==> trial 22: inputs <==
Design apb_dut, start of the top module:
module apb_dut (
  input  wire        PSEL,
  input  wire        PENABLE,
  input  wire [31:0] PADDR,
  input  wire        PWRITE,
  input  wire [31:0] PWDATA,
  input  wire        PCLK,
  input  wire        PRESET,
  output reg  [31:0] PRDATA,
  output reg         PREADY,
  output reg         PSLVERR
);
make LEC_CHECK=0 ABC_AREA=0 CAP_MARGIN=20 CORE_MARGIN=2 CORE_UTILIZATION=72 CTS_CLUSTER_DIAMETER=204 CTS_CLUSTER_SIZE=47 SETUP_SLACK_MARGIN=0.67 SLEW_MARGIN=20 finish   # period 2.33 ns
run.sh (not shown) runs the stock make flow with config.mk's settings and CLKGATE_MAP_FILE=.
==> build 50: changes against trial 22 <==
Settings changed: ABC_AREA 0 to not set, CELL_PAD_IN_SITES_DETAIL_PLACEMENT set to 0, CELL_PAD_IN_SITES_GLOBAL_PLACEMENT set to 0, CORE_ASPECT_RATIO set to 1.13, CORE_UTILIZATION 72 to 67, CTS_CLUSTER_DIAMETER 204 to not set, CTS_CLUSTER_SIZE 47 to 100, GPL_ROUTABILITY_DRIVEN set to 0, MAX_ROUTING_LAYER set to met4, MIN_ROUTING_LAYER set to met1, PLACE_DENSITY_LB_ADDON set to 0.05, SETUP_SLACK_MARGIN 0.67 to 0.83, TNS_END_PERCENT set to 45.
==> flow/constraint.sdc (replaced) <==
create_clock -name core_clock -period 2.86 [get_ports {PCLK}]
set_input_delay 0.5720 -clock core_clock [delete_from_list [all_inputs] [get_ports {PCLK}]]
set_output_delay 0.5720 -clock core_clock [all_outputs]
set_load 0.01 [all_outputs]
==> qor summary <==
| metric | trial 22 | build 50 |
|---|---|---|
| DIE WIDTH | 237 um | 232 um |
| DP Worst Slack | -1.38 ns | -1.09 ns |
| Clock Tree Buf Depth | 3 | 3 |
| Share of the core filled by cells before placement | 72.8% | 67.6% |
| Total core area | 53,800 um^2 | 58,000 um^2 |
| Run status | aborted with a tool error | finished with violations |
| Stage where the flow stopped | global routing | - |
| Reasons for failing layout checks | - | negative setup slack |
| Overall die height | 237 um | 261 um |
| Post-Place Cells | 3,059 | 3,134 |
| Number of clock buffers inserted by TritonCTS | 25 | 94 |
| Number of instances in the synthesized netlist | 2,099 | 2,099 |
| Hold buffers post-CTS | 0 | 0 |
| Post-CTS setup buffers | 101 | 83 |
| Number of cell rows | 85 | 94 |
| H-Tree Depth | 1 | 3 |
| Number of gates given a new drive strength after cts | 664 | 620 |
| Final HPWL from detailed placement | 59,900 um | 62,700 um |
| Standard cell area after detailed placement | 44,400 um^2 | 44,500 um^2 |
| Die ar. | 56,300 um^2 | 60,500 um^2 |

========
==> v37 <==
==> flow/design.v <==
module apb_dut (
  input  wire        PSEL,
  input  wire        PENABLE,
  input  wire [31:0] PADDR,
  input  wire        PWRITE,
  input  wire [31:0] PWDATA,
  input  wire        PCLK,
  input  wire        PRESET,
  output reg  [31:0] PRDATA,
  output reg         PREADY,
  output reg         PSLVERR
);
  parameter IDLE   = 2'b00;
  parameter SETUP  = 2'b01;
  parameter ACCESS = 2'b10;
  reg [1:0] ps, ns;  
  reg [31:0] mem [31:0];  
  reg        mem_we;      
  always @(posedge PCLK) begin
    if (PRESET) begin
      ps <= IDLE;
    end else begin
      ps <= ns;
    end
  end
  always @(posedge PCLK) begin
    if (mem_we) begin
      mem[PADDR[4:0]] <= PWDATA;
    end
  end
  always @(*) begin
    ns      = ps;
    PREADY  = 1'b0;  
    PSLVERR = 1'b0;  
    mem_we  = 1'b0;
    PRDATA  = mem[PADDR[4:0]];
    case (ps)
      IDLE: begin
        if (PSEL == 1'b1 && PENABLE == 1'b0) begin
          ns = SETUP;
        end else begin
          ns = IDLE;
        end
      end
      SETUP: begin
        if (PSEL == 1'b1 && PENABLE == 1'b1) begin
          ns     = ACCESS;
          PREADY = 1'b1;  
          if (PADDR >= 32) begin  
            PSLVERR = 1'b1;
          end else begin
            if (PWRITE) begin
              mem_we = 1'b1;
            end
          end
        end else if (PSEL == 1'b1 && PENABLE == 1'b0) begin
          ns = SETUP;
        end else begin
          ns = IDLE;
        end
      end
      ACCESS: begin
        PREADY = 1'b1;  
        if (PADDR >= 32) begin
          PSLVERR = 1'b1;
        end
        if (PSEL == 1'b1 && PENABLE == 1'b0) begin
          ns = SETUP;
        end else if (PSEL == 1'b0 && PENABLE == 1'b0) begin
          ns = IDLE;
        end else begin
          ns = IDLE;
        end
      end
      default: ns = IDLE;
    endcase
  end
endmodule
==> flow/run.sh <==
#!/bin/bash
# the make line also repeats each setting of config.mk as NAME=value (left out here)
make -C /OpenROAD-flow-scripts/flow DESIGN_CONFIG=/design/flow/config.mk WORK_HOME=/design/flow/orfs CLKGATE_MAP_FILE= finish
==> flow/config.mk <==
export PLATFORM = sky130hd
export DESIGN_NAME = apb_dut
export DESIGN_NICKNAME = apb_dut
export VERILOG_FILES = /design/flow/design.v
export SDC_FILE = /design/flow/constraint.sdc
export NUM_CORES = 4
export LEC_CHECK = 0
export CAP_MARGIN = 20
export CORE_MARGIN = 2
export CORE_UTILIZATION = 60
export SLEW_MARGIN = 20
==> flow/constraint.sdc <==
create_clock -name core_clock -period 2.25 [get_ports {PCLK}]
set_input_delay 0.4500 -clock core_clock [delete_from_list [all_inputs] [get_ports {PCLK}]]
set_output_delay 0.4500 -clock core_clock [all_outputs]
set_load 0.01 [all_outputs]
==> inputs of v19, as changes to v37 <==
--- a/flow/config.mk
+++ b/flow/config.mk
@@ -5,7 +5,17 @@
 export SDC_FILE = /design/flow/constraint.sdc
 export NUM_CORES = 4
 export LEC_CHECK = 0
+export ABC_AREA = 1
 export CAP_MARGIN = 20
+export CELL_PAD_IN_SITES_DETAIL_PLACEMENT = 0
+export CELL_PAD_IN_SITES_GLOBAL_PLACEMENT = 3
+export CORE_ASPECT_RATIO = 1.92
 export CORE_MARGIN = 2
-export CORE_UTILIZATION = 60
-export SLEW_MARGIN = 20
+export CORE_UTILIZATION = 58
+export CTS_CLUSTER_SIZE = 48
+export GPL_ROUTABILITY_DRIVEN = 0
+export MAX_ROUTING_LAYER = met5
+export MIN_ROUTING_LAYER = met1
+export PLACE_DENSITY_LB_ADDON = 0.05
+export SETUP_SLACK_MARGIN = 0.83
+export SLEW_MARGIN = 25
==> flow/constraint.sdc (replaced) <==
create_clock -name core_clock -period 2.96 [get_ports {PCLK}]
set_input_delay 0.5920 -clock core_clock [delete_from_list [all_inputs] [get_ports {PCLK}]]
set_output_delay 0.5920 -clock core_clock [all_outputs]
set_load 0.01 [all_outputs]
==> inputs of v6, as changes to v37 <==
--- a/flow/config.mk
+++ b/flow/config.mk
@@ -7,5 +7,5 @@
 export LEC_CHECK = 0
 export CAP_MARGIN = 20
 export CORE_MARGIN = 2
-export CORE_UTILIZATION = 60
+export CORE_UTILIZATION = 40
 export SLEW_MARGIN = 20
==> flow/constraint.sdc (replaced) <==
create_clock -name core_clock -period 4.19 [get_ports {PCLK}]
set_input_delay 0.8380 -clock core_clock [delete_from_list [all_inputs] [get_ports {PCLK}]]
set_output_delay 0.8380 -clock core_clock [all_outputs]
set_load 0.01 [all_outputs]
==> inputs of v22, as changes to v37 <==
--- a/flow/config.mk
+++ b/flow/config.mk
@@ -6,6 +6,15 @@
 export NUM_CORES = 4
 export LEC_CHECK = 0
 export CAP_MARGIN = 20
+export CELL_PAD_IN_SITES_DETAIL_PLACEMENT = 0
+export CELL_PAD_IN_SITES_GLOBAL_PLACEMENT = 0
+export CORE_ASPECT_RATIO = 0.64
 export CORE_MARGIN = 2
-export CORE_UTILIZATION = 60
+export CORE_UTILIZATION = 72
+export CTS_CLUSTER_SIZE = 100
+export GPL_ROUTABILITY_DRIVEN = 1
+export MAX_ROUTING_LAYER = met5
+export MIN_ROUTING_LAYER = met1
+export PLACE_DENSITY = 0.64
+export SETUP_SLACK_MARGIN = 0.91
 export SLEW_MARGIN = 20
==> flow/constraint.sdc (replaced) <==
create_clock -name core_clock -period 3.17 [get_ports {PCLK}]
set_input_delay 0.6340 -clock core_clock [delete_from_list [all_inputs] [get_ports {PCLK}]]
set_output_delay 0.6340 -clock core_clock [all_outputs]
set_load 0.01 [all_outputs]
==> summary.txt <==
run metrics: drt total wl roughly 100000 um, Mux area share 0.131, met3 GRT Util 0.0295, Non-CTS buffers between 300 and 400, Internal between 15 and 20 mW, worst hold margin 533 ps, final setup vio count 1, status failed layout checks, yosys simple share 0.0270, Boundary Pins around 100, DIE HEIGHT ~320 um, CP bufs+invs 5, endpoint class of the critical path output port, Worst Hold End ps[1], fin worst setup slack -27.0 ps, placed insts 3573, Layout Check Fails negative setup slack
-- figures above: v6

==> summary.txt <==
yosys + openroad results -> status stopped before the end, stopping stage global routing, placed insts about 3100, Top logic family multiplexers, count leader, synth edfxtp_1, DIE HEIGHT 191 um, Rows between 60 and 70, Place WS -951 ps, Boundary Pins ~100, yosys warns 1, yosys simple share 0.0270
-- figures above: v22

==> summary.txt <==
run metrics: status failed layout checks, Mux area share 0.131, endpoint class of the critical path output port, Non-CTS buffers ~520, final setup vio count 32, met3 GRT Util 0.0671, Layout Check Fails negative setup slack, worst hold margin 389 ps, drt total wl approximately 110000 um, Internal a little over 30 mW, CP bufs+invs 8, fin worst setup slack -395 ps, Worst Hold End ps[1], placed insts ~3200
-- figures above: v37

==> summary.txt <==
yosys + openroad results -> status stopped before the end, stopping stage global placement without I/O, First Error [ERROR FLW-0024] Place density exceeds 1.0 (current PLACE_DENSITY_LB_ADDON =  0.05). Please check if the value of  PLACE_DENSITY_LB_ADDON is between 0 and 0.99., yosys simple share 0.255, post-synth top area share 0.722, XORs/XNORs by Area 0, count leader, synth nand2_1, area leader, netlist edfxtp_1, DIE HEIGHT between 300 and 400 um, Top cells by area edfxtp_1, nand2_1, nor2_1, clkbuf_1, buf_2, post-synth cell types 16, Mux area share 0
-- figures above: v19


========
==> job 1560: inputs <==
Starts from the design.v that is shown in full above.
clock: 2.88 ns
lec_check: 0
cap_margin: 20
cell_pad_in_sites_detail_placement: 0
cell_pad_in_sites_global_placement: 0
core_aspect_ratio: 0.64
core_margin: 2
core_utilization: 72
cts_cluster_size: 44
gpl_routability_driven: 0
max_routing_layer: met5
min_routing_layer: met1
place_density_lb_addon: 0.05
setup_slack_margin: 0.83
slew_margin: 35
==> job 8536 (differences from job 1560) <==
Settings changed: CELL_PAD_IN_SITES_DETAIL_PLACEMENT 0 to default, CELL_PAD_IN_SITES_GLOBAL_PLACEMENT 0 to default, CORE_ASPECT_RATIO 0.64 to default, CORE_UTILIZATION 72 to 11, CTS_CLUSTER_SIZE 44 to default, GPL_ROUTABILITY_DRIVEN 0 to default, MAX_ROUTING_LAYER met5 to default, MIN_ROUTING_LAYER met1 to default, PLACE_DENSITY_LB_ADDON 0.05 to default, SETUP_SLACK_MARGIN 0.83 to default, SLEW_MARGIN 35 to 20.
==> flow/constraint.sdc (replaced) <==
create_clock -name core_clock -period 6.59 [get_ports {PCLK}]
set_input_delay 1.3180 -clock core_clock [delete_from_list [all_inputs] [get_ports {PCLK}]]
set_output_delay 1.3180 -clock core_clock [all_outputs]
set_load 0.01 [all_outputs]
==> job 1141 (differences from job 1560) <==
Settings changed: ABC_AREA from default to 1, CAP_MARGIN 20 to 35, CELL_PAD_IN_SITES_DETAIL_PLACEMENT 0 to default, CELL_PAD_IN_SITES_GLOBAL_PLACEMENT 0 to default, CORE_ASPECT_RATIO 0.64 to default, CORE_MARGIN 2 to 5, CORE_UTILIZATION 72 to 38, CTS_CLUSTER_DIAMETER from default to 115, CTS_CLUSTER_SIZE 44 to default, GPL_ROUTABILITY_DRIVEN 0 to 1, HOLD_SLACK_MARGIN from default to 0.24, MAX_ROUTING_LAYER met5 to default, MIN_ROUTING_LAYER met1 to default, PLACE_DENSITY_LB_ADDON 0.05 to default, SETUP_SLACK_MARGIN 0.83 to default, SLEW_MARGIN 35 to 40.
==> flow/constraint.sdc (replaced) <==
create_clock -name core_clock -period 4.2 [get_ports {PCLK}]
set_input_delay 0.8400 -clock core_clock [delete_from_list [all_inputs] [get_ports {PCLK}]]
set_output_delay 0.8400 -clock core_clock [all_outputs]
set_load 0.01 [all_outputs]
==> comparison <==
Job 1141 completed with no timing, DRC or antenna violations. Job 8536 finished clean. Job 1560 did not get past global routing. Clock power: job 1141 is higher than job 8536 (77%). Between job 8536 and job 1141, the lower utilization is in job 8536 (gap 31 points). Between job 1141 and job 8536, the lower sequential share of layout area is in job 8536 (gap 0.12 points). Between job 8536 and job 1141, the lower synthesized cell count is in job 8536 (gap 49%, measured against job 1141).
Power and IR drop assume default switching activity.
